==> flow/design.v (excerpt) <==
module ether_echo
  (
   input wire         clk,
   input wire         reset,
   input wire [127:0] rx_dataout0,
   input wire [127:0] rx_dataout1,
   input wire [127:0] rx_dataout2,
   input wire [127:0] rx_dataout3,
   input wire         rx_enaout0,
   input wire         rx_sopout0,
   input wire         rx_eopout0,
   input wire         rx_eopout1,
   input wire         rx_eopout2,
   input wire         rx_eopout3,
   input wire [3:0]   rx_mtyout0,
   input wire [3:0]   rx_mtyout1,
   input wire [3:0]   rx_mtyout2,
   input wire [3:0]   rx_mtyout3,
   output wire [511:0] send_data,
   output wire         send_valid,
   output wire         send_sop,
   output wire         send_eop,
   output wire [7:0]   send_mty,
   output wire         tx_kick,
   output wire [13:0]  tx_bytes,
   input wire          cmac_busy,
   input wire          cmac_done,
   input wire          cmac_tx_rdy
   );
clock: 2.18 ns
lec_check: 0
abc_area: 1
cap_margin: 5
core_margin: 2
core_utilization: 72
cts_cluster_diameter: 311
cts_cluster_size: 74
max_routing_layer: met4
slew_margin: 20
run.sh (not shown) runs the stock make flow with config.mk's settings and CLKGATE_MAP_FILE=.
The baseline stopped in detailed routing (5_2_route) (DRT-0255).
Edit:
==> flow/config.mk (replaced) <==
export PLATFORM = sky130hd
export DESIGN_NAME = ether_echo
export DESIGN_NICKNAME = ether_echo
export VERILOG_FILES = /design/flow/design.v
export SDC_FILE = /design/flow/constraint.sdc
export NUM_CORES = 4
export LEC_CHECK = 0
export CAP_MARGIN = 20
export CORE_MARGIN = 2
export CORE_UTILIZATION = 70
export CTS_CLUSTER_DIAMETER = 214
export CTS_CLUSTER_SIZE = 15
export SETUP_SLACK_MARGIN = -0.17
export SLEW_MARGIN = 20
==> flow/constraint.sdc (replaced) <==
create_clock -name core_clock -period 2.8 [get_ports {clk}]
set_input_delay 0.5600 -clock core_clock [delete_from_list [all_inputs] [get_ports {clk}]]
set_output_delay 0.5600 -clock core_clock [all_outputs]
set_load 0.01 [all_outputs]
The changed run produced a layout that fails on setup timing.
Die size fell by 0.85%.
Global-route usage fell by 1.7 points.
Area after synthesis fell by 3.6%.
Synthesized cell count fell by 16%.
Edit:
--- a/flow/config.mk
+++ b/flow/config.mk
@@ -9,6 +9,5 @@
 export CORE_MARGIN = 2
 export CORE_UTILIZATION = 70
-export CTS_CLUSTER_DIAMETER = 214
-export CTS_CLUSTER_SIZE = 15
-export SETUP_SLACK_MARGIN = -0.17
+export CTS_CLUSTER_DIAMETER = 375
+export CTS_CLUSTER_SIZE = 14
 export SLEW_MARGIN = 20
==> flow/constraint.sdc (replaced) <==
create_clock -name core_clock -period 2.5 [get_ports {clk}]
set_input_delay 0.5000 -clock core_clock [delete_from_list [all_inputs] [get_ports {clk}]]
set_output_delay 0.5000 -clock core_clock [all_outputs]
set_load 0.01 [all_outputs]
Effect:
- The new run finished but fails on setup timing
- sequential share of layout area fell by 0.49 points
- total power rose by 13%
- count of clock-buffer cells in the layout rose by 10

* * *

ether_echo again, from the RTL that the note above started with.
// ether_echo
module ether_echo
  (
   input wire         clk,
   input wire         reset,
   input wire [127:0] rx_dataout0,
   input wire [127:0] rx_dataout1,
   input wire [127:0] rx_dataout2,
   input wire [127:0] rx_dataout3,
   input wire         rx_enaout0,
   input wire         rx_sopout0,
   input wire         rx_eopout0,
   input wire         rx_eopout1,
   input wire         rx_eopout2,
   input wire         rx_eopout3,
   input wire [3:0]   rx_mtyout0,
   input wire [3:0]   rx_mtyout1,
   input wire [3:0]   rx_mtyout2,
   input wire [3:0]   rx_mtyout3,
   output wire [511:0] send_data,
   output wire         send_valid,
   output wire         send_sop,
   output wire         send_eop,
   output wire [7:0]   send_mty,
   output wire         tx_kick,
   output wire [13:0]  tx_bytes,
   input wire          cmac_busy,
   input wire          cmac_done,
   input wire          cmac_tx_rdy
   );
    wire [7:0] recv_mty = rx_eopout3 == 1'b1 ? rx_mtyout3
	       : rx_eopout2 == 1'b1 ? rx_mtyout2 + 8'd16
	       : rx_eopout1 == 1'b1 ? rx_mtyout1 + 8'd32
	       : rx_eopout0 == 1'b1 ? rx_mtyout0 + 8'd48
               : 8'd0;
    wire [111:0] ether_header_data;
    wire         ether_header_valid;
    wire [511:0] ether_data_data;
    wire         ether_data_valid;
    wire         ether_data_sop;
    wire         ether_data_eop;
    wire [7:0]   ether_data_mty;
    ether_rx#(.APP_KEY(16'h3434)) ether_rx_i
      (
       .clk(clk),
       .reset(reset),
       .recv_data({rx_dataout0, rx_dataout1, rx_dataout2, rx_dataout3}),
       .recv_valid(rx_enaout0),
       .recv_sop(rx_sopout0),
       .recv_eop(rx_eopout0 || rx_eopout1 || rx_eopout2 || rx_eopout3),
       .recv_mty(recv_mty),
       .ether_header_data(ether_header_data),
       .ether_header_valid(ether_header_valid),
       .ether_data_data(ether_data_data),
       .ether_data_valid(ether_data_valid),
       .ether_data_sop(ether_data_sop),
       .ether_data_eop(ether_data_eop),
       .ether_data_mty(ether_data_mty)
       );
    ether_tx ether_tx_i
      (
       .clk(clk),
       .reset(reset),
       .ether_header_data({ether_header_data[63:16], ether_header_data[111:64], ether_header_data[15:0]}),  
  ...
export LEC_CHECK = 0
export CAP_MARGIN = 20
export CORE_MARGIN = 2
export CORE_UTILIZATION = 72
export CTS_CLUSTER_DIAMETER = 378
export SETUP_SLACK_MARGIN = 0.53
export SLEW_MARGIN = 20
create_clock -name core_clock -period 2.02 [get_ports {clk}]
The baseline died in clock tree synthesis on DPL-0033.
Next try:
--- a/flow/config.mk
+++ b/flow/config.mk
@@ -9,5 +9,3 @@
 export CORE_MARGIN = 2
-export CORE_UTILIZATION = 72
-export CTS_CLUSTER_DIAMETER = 378
-export SETUP_SLACK_MARGIN = 0.53
+export CORE_UTILIZATION = 31
 export SLEW_MARGIN = 20
==> flow/constraint.sdc (replaced) <==
create_clock -name core_clock -period 3.64 [get_ports {clk}]
set_input_delay 0.7280 -clock core_clock [delete_from_list [all_inputs] [get_ports {clk}]]
set_output_delay 0.7280 -clock core_clock [all_outputs]
set_load 0.01 [all_outputs]
After rerunning: The new run produced a clean layout; synthesized cell count stays the same; synthesized area stays the same; die size goes up by well over a third.
Next try:
--- a/flow/config.mk
+++ b/flow/config.mk
@@ -9,3 +9,3 @@
 export CORE_MARGIN = 2
-export CORE_UTILIZATION = 31
+export CORE_UTILIZATION = 40
 export SLEW_MARGIN = 20
Result:
- critical path depth is unchanged
- worst setup slack gains 34 ps
- die size falls by about a fifth
- wire length fell by a few percent
- global-route usage rises by 5.5 points
- fmax rises slightly
Next try:
--- a/flow/config.mk
+++ b/flow/config.mk
@@ -9,3 +9,4 @@
 export CORE_MARGIN = 2
-export CORE_UTILIZATION = 40
+export CORE_UTILIZATION = 65
+export SETUP_SLACK_MARGIN = 0.67
 export SLEW_MARGIN = 20
==> flow/constraint.sdc (replaced) <==
create_clock -name core_clock -period 4.0 [get_ports {clk}]
set_input_delay 0.8000 -clock core_clock [delete_from_list [all_inputs] [get_ports {clk}]]
set_output_delay 0.8000 -clock core_clock [all_outputs]
set_load 0.01 [all_outputs]
Wire length falls by 0.32%.
Sequential share of layout area rises by 0.78 points.
Worst setup slack improved by 350 ps.
Critical path depth rises by 1.
Power falls by 13%.
Count of clock-buffer cells in the layout falls by 33.
Final cell count falls by 8.3%.
Sequential cell count does not change.
Via count rises by 4.6%.
Area after synthesis stays the same.
Next try:
--- a/flow/config.mk
+++ b/flow/config.mk
@@ -9,4 +9,3 @@
 export CORE_MARGIN = 2
-export CORE_UTILIZATION = 65
-export SETUP_SLACK_MARGIN = 0.67
+export CORE_UTILIZATION = 58
 export SLEW_MARGIN = 20
==> flow/constraint.sdc (replaced) <==
create_clock -name core_clock -period 2.02 [get_ports {clk}]
set_input_delay 0.4040 -clock core_clock [delete_from_list [all_inputs] [get_ports {clk}]]
set_output_delay 0.4040 -clock core_clock [all_outputs]
set_load 0.01 [all_outputs]
Outcome:
- The changed run ran to the end with violations: negative setup slack
- wire length rose by a little under a tenth
- core utilization fell by 2.7 points
- synthesized area stays the same
- setup slack loses 1400 ps
- sequential cell count does not change
Power figures rest on the tool's default switching activity, not on a simulated workload.
